==> v25 <==
==> flow/design.v (excerpt) <==
module bfcpu_core
(
    input  logic CLK,
    input  logic RES_N,
    output logic        BUS_REQ,
    output logic        BUS_WRITE,
    output logic [15:0] BUS_ADDR,
    output logic [ 7:0] BUS_WDATA,
    input  logic [ 7:0] BUS_RDATA,
    input  logic        BUS_RDY,
    output logic        IO_REQ,
    output logic        IO_WRITE,
    output logic [ 1:0] IO_ADDR,
    output logic [ 7:0] IO_WDATA,
    input  logic [ 7:0] IO_RDATA,
    input  logic        IO_RDY
);
logic        if_req;
logic [15:0] if_addr;
logic [ 3:0] if_code;
logic        if_rdy;
logic        dm_req;
logic        dm_write;
logic [14:0] dm_addr;
logic [ 7:0] dm_wdata;
logic [ 7:0] dm_rdata;
logic        dm_rdy;
CPU U_CPU
(
    .CLK (CLK),
    .RES (~RES_N),
    .IF_REQ  (if_req),
    .IF_ADDR (if_addr),
    .IF_CODE (if_code),
    .IF_RDY  (if_rdy),
    .DM_REQ   (dm_req),
    .DM_WRITE (dm_write),
    .DM_ADDR  (dm_addr),
    .DM_WDATA (dm_wdata),
    .DM_RDATA (dm_rdata),
    .DM_RDY   (dm_rdy),
    .IO_REQ   (IO_REQ),
    .IO_WRITE (IO_WRITE),
    .IO_ADDR  (IO_ADDR),
    .IO_WDATA (IO_WDATA),
    .IO_RDATA (IO_RDATA),
    .IO_RDY   (IO_RDY)
);
CACHE U_CACHE
(
    .CLK (CLK),
    .RES (~RES_N),
    .IF_REQ  (if_req),
    .IF_ADDR (if_addr),
    .IF_CODE (if_code),
    .IF_RDY  (if_rdy),
    .DM_REQ   (dm_req),
    .DM_WRITE (dm_write),
    .DM_ADDR  (dm_addr),
    .DM_WDATA (dm_wdata),
    .DM_RDATA (dm_rdata),
    .DM_RDY   (dm_rdy),
    .BUS_REQ   (BUS_REQ),
    .BUS_WRITE (BUS_WRITE),
    .BUS_ADDR  (BUS_ADDR),
    .BUS_WDATA (BUS_WDATA),
    .BUS_RDATA (BUS_RDATA),
    .BUS_RDY   (BUS_RDY)
);
endmodule
make LEC_CHECK=0 CAP_MARGIN=5 CORE_MARGIN=2 CORE_UTILIZATION=71 CTS_CLUSTER_DIAMETER=27 CTS_CLUSTER_SIZE=37 GPL_ROUTABILITY_DRIVEN=1 MIN_ROUTING_LAYER=met1 SETUP_SLACK_MARGIN=1.96 SLEW_MARGIN=40 finish   # period 7.79 ns
run.sh (not shown) runs the stock make flow with config.mk's settings and CLKGATE_MAP_FILE=.
==> inputs of v23, as changes to v25 <==
==> flow/config.mk (replaced) <==
export PLATFORM = sky130hd
export DESIGN_NAME = bfcpu_core
export DESIGN_NICKNAME = bfcpu_core
export VERILOG_FILES = /design/flow/design.v
export SDC_FILE = /design/flow/constraint.sdc
export NUM_CORES = 4
export LEC_CHECK = 0
export CAP_MARGIN = 20
export CORE_MARGIN = 2
export CORE_UTILIZATION = 40
export SLEW_MARGIN = 20
==> flow/constraint.sdc (replaced) <==
create_clock -name core_clock -period 9.74 [get_ports {CLK}]
set_input_delay 1.9480 -clock core_clock [delete_from_list [all_inputs] [get_ports {CLK}]]
set_output_delay 1.9480 -clock core_clock [all_outputs]
set_load 0.01 [all_outputs]
==> summary of the runs <==
Between v23 and v25, the lower non-clock buffer count is in v23 (gap 134). In v25 the design area is higher than in v23, by about 12%. Of v25 and v23, v25 has the higher wire length (gap about 30%, measured against v23). Of v23 and v25, v25 has the higher core utilization (gap 45 points). Between v23 and v25, the lower clock power is in v23 (gap 61%, measured against v25). In v23 the critical path depth is higher than in v25, by 1.
==> figures <==
Status: v23 complete, no violations; v25 complete, no violations
Max-Slew Margin vs Limit: v23 0.2134; v25 0.3426
Total power density per cell area: v23 215.6 nW/um^2; v25 347.2 nW/um^2
Final Net Count: v23 2958; v25 3158
Total half-perimeter wirelength after legalization and detailed placement: v23 68350 um; v25 64410 um
Clk network pwr share: v23 0.306; v25 0.441
Clock transition at the register clock pins on the worst setup and hold paths after CTS: v23 60 ps; v25 50 ps
Antenna diode count: v23 0; v25 5
Crit share post-route: v23 0.9641; v25 0.9516
Detailed-routing wirelength on met1: v23 41950 um; v25 39440 um
Layout buffering overhead excluding clock cells: v23 0.03699; v25 0.06272
Stage delay of the slowest cell on the critical path: v23 610 ps; v25 650 ps
Via count of the first global-routing pass: v23 23750; v25 29640
Met3 WL post-DR: v23 6386 um; v25 19360 um


==> run a <==
Starting RTL as in the previous note.
// bfcpu_core
module bfcpu_core
(
    input  logic CLK,
    input  logic RES_N,
    output logic        BUS_REQ,
    output logic        BUS_WRITE,
    output logic [15:0] BUS_ADDR,
    output logic [ 7:0] BUS_WDATA,
    input  logic [ 7:0] BUS_RDATA,
    input  logic        BUS_RDY,
    output logic        IO_REQ,
    output logic        IO_WRITE,
    output logic [ 1:0] IO_ADDR,
    output logic [ 7:0] IO_WDATA,
    input  logic [ 7:0] IO_RDATA,
    input  logic        IO_RDY
);
logic        if_req;
logic [15:0] if_addr;
logic [ 3:0] if_code;
logic        if_rdy;
logic        dm_req;
logic        dm_write;
logic [14:0] dm_addr;
logic [ 7:0] dm_wdata;
logic [ 7:0] dm_rdata;
logic        dm_rdy;
CPU U_CPU
(
    .CLK (CLK),
    .RES (~RES_N),
    .IF_REQ  (if_req),
    .IF_ADDR (if_addr),
    .IF_CODE (if_code),
    .IF_RDY  (if_rdy),
    .DM_REQ   (dm_req),
    .DM_WRITE (dm_write),
    .DM_ADDR  (dm_addr),
    .DM_WDATA (dm_wdata),
    .DM_RDATA (dm_rdata),
    .DM_RDY   (dm_rdy),
  ...
Settings: LEC_CHECK=0, CAP_MARGIN=30, CELL_PAD_IN_SITES_DETAIL_PLACEMENT=1, CELL_PAD_IN_SITES_GLOBAL_PLACEMENT=2, CORE_MARGIN=7, CORE_UTILIZATION=32, CTS_CLUSTER_DIAMETER=67, GPL_ROUTABILITY_DRIVEN=0, GPL_TIMING_DRIVEN=1, HOLD_SLACK_MARGIN=0.25, MIN_ROUTING_LAYER=met2, PLACE_DENSITY=0.51, SETUP_SLACK_MARGIN=3.57, SLEW_MARGIN=20, TNS_END_PERCENT=90; clock period 15.1 ns.
==> run b: changes against run a <==
ABC_AREA = 0   (was unset)
CAP_MARGIN = 20   (was 30)
CELL_PAD_IN_SITES_DETAIL_PLACEMENT = unset   (was 1)
CELL_PAD_IN_SITES_GLOBAL_PLACEMENT = 1   (was 2)
CORE_ASPECT_RATIO = 0.76   (was unset)
CORE_UTILIZATION = 15   (was 32)
CTS_CLUSTER_DIAMETER = unset   (was 67)
GPL_ROUTABILITY_DRIVEN = 1   (was 0)
GPL_TIMING_DRIVEN = unset   (was 1)
HOLD_SLACK_MARGIN = unset   (was 0.25)
MAX_ROUTING_LAYER = met4   (was unset)
MIN_ROUTING_LAYER = unset   (was met2)
PLACE_DENSITY = unset   (was 0.51)
SETUP_SLACK_MARGIN = 1.58   (was 3.57)
TNS_END_PERCENT = unset   (was 90)
==> flow/constraint.sdc (replaced) <==
create_clock -name core_clock -period 15.7 [get_ports {CLK}]
set_input_delay 3.1400 -clock core_clock [delete_from_list [all_inputs] [get_ports {CLK}]]
set_output_delay 3.1400 -clock core_clock [all_outputs]
set_load 0.01 [all_outputs]
==> results <==
Required time of the worst setup path: run b 12560 ps; run a 12080 ps
Run status: run b timing/DRC/antenna clean; run a timing/DRC/antenna clean
Site row count: run b 141; run a 111
Most utilized layer in the global route result: run b met1; run a met3
Sequential share of power: run b 35.9%; run a 33.3%
Cts bufs inserted: run b 57; run a 69
Met2 track utilization from global routing: run b 14.56%; run a 42.29%
Final-layout non-clock buffer area share: run b 3.161%; run a 4.005%
Clock share of power: run b 31.7%; run a 33.4%
First-pass GRT wire length: run b 162200 microns; run a 180000 microns
Crit Reg-Reg Startpoint: run b U_CACHE.if_hit_dphase_addr[1]$_DFFE_PN0P_; run a U_CACHE.if_hit_dphase_addr[0]$_DFFE_PN0P_
Count of routing violations after the opening detailed-route iteration: run b 2534; run a 4875
Setup WS post-layout: run b 3288 ps; run a 3809 ps
Seq pwr: run b 1.63 mW; run a 1.69 mW
Worst min-delay path endpoint: run b U_CACHE.ic_v2$_DFFE_PN0P_; run a U_CACHE.ic_v3$_DFFE_PN0P_
Power Combinational: run b 1.47 mW; run a 1.69 mW
Logic share of the area: run b 46.24%; run a 48.04%
Filler-free cell count of the finished design: run b 5488; run a 4160


==> try-ember <==
bfcpu_core again, from the RTL that the note above started with.
clock: 8.24 ns
lec_check: 0
cap_margin: 0
core_aspect_ratio: 0.99
core_margin: 2
core_utilization: 72
cts_cluster_diameter: 397
cts_cluster_size: 15
gpl_routability_driven: 1
hold_slack_margin: -0.09
min_routing_layer: met1
place_density_lb_addon: 0.03
setup_slack_margin: 2.05
slew_margin: 40
tns_end_percent: 5
==> try-maple: changes against try-ember <==
- CAP_MARGIN: 0 -> 20
- CORE_ASPECT_RATIO: 0.99 -> unset
- CORE_UTILIZATION: 72 -> 70
- CTS_CLUSTER_DIAMETER: 397 -> unset
- CTS_CLUSTER_SIZE: 15 -> unset
- GPL_ROUTABILITY_DRIVEN: 1 -> unset
- HOLD_SLACK_MARGIN: -0.09 -> unset
- MIN_ROUTING_LAYER: met1 -> unset
- PLACE_DENSITY_LB_ADDON: 0.03 -> unset
- SETUP_SLACK_MARGIN: 2.05 -> -0.44
- SLEW_MARGIN: 40 -> 20
- TNS_END_PERCENT: 5 -> unset
==> flow/constraint.sdc (replaced) <==
create_clock -name core_clock -period 5.96 [get_ports {CLK}]
set_input_delay 1.1920 -clock core_clock [delete_from_list [all_inputs] [get_ports {CLK}]]
set_output_delay 1.1920 -clock core_clock [all_outputs]
set_load 0.01 [all_outputs]
==> comparison table <==
metric	try-ember	try-maple
Outcome	complete, no violations	failed layout checks
Reasons for failing layout checks	-	setup timing
Combinational cell area excluding buffers and inverters	16390 um2	16480 um2
Critical path buffer and inverter count	3	8
Worst max-slew margin expressed relative to the limit	40.62%	21.78%
Post-detailed-route via-to-cell ratio	7.385	7.323
Setup TNS Final	0 ns	-10.01 ns
Placeable core area	40280 um2	41760 um2
CTS clock-pin slew for the worst setup and hold paths	0.07 ns	0.06 ns
CP Data Arrival Time	5.63 ns	5.24 ns
Global-route wire length before repair	148600 um	161700 um
Fraction of the core area occupied by cells at floorplan	73.16%	70.57%
Detailed-placement wirelength estimate	65710 um	69250 um
Group drawing the most power	sequential cells	combinational cells
Sequential fraction of design power	39.9%	31.9%
Power Internal	4.558 mW	7.749 mW
DRT Wirelength	96850 um	108100 um
Met1 Resource Use GR	57.48%	58.72%
Area growth from synthesis to layout	8.916%	19.35%
Overall Power	7.726 mW	12.70 mW
Power figures rest on the tool's default switching activity, not on a simulated workload.
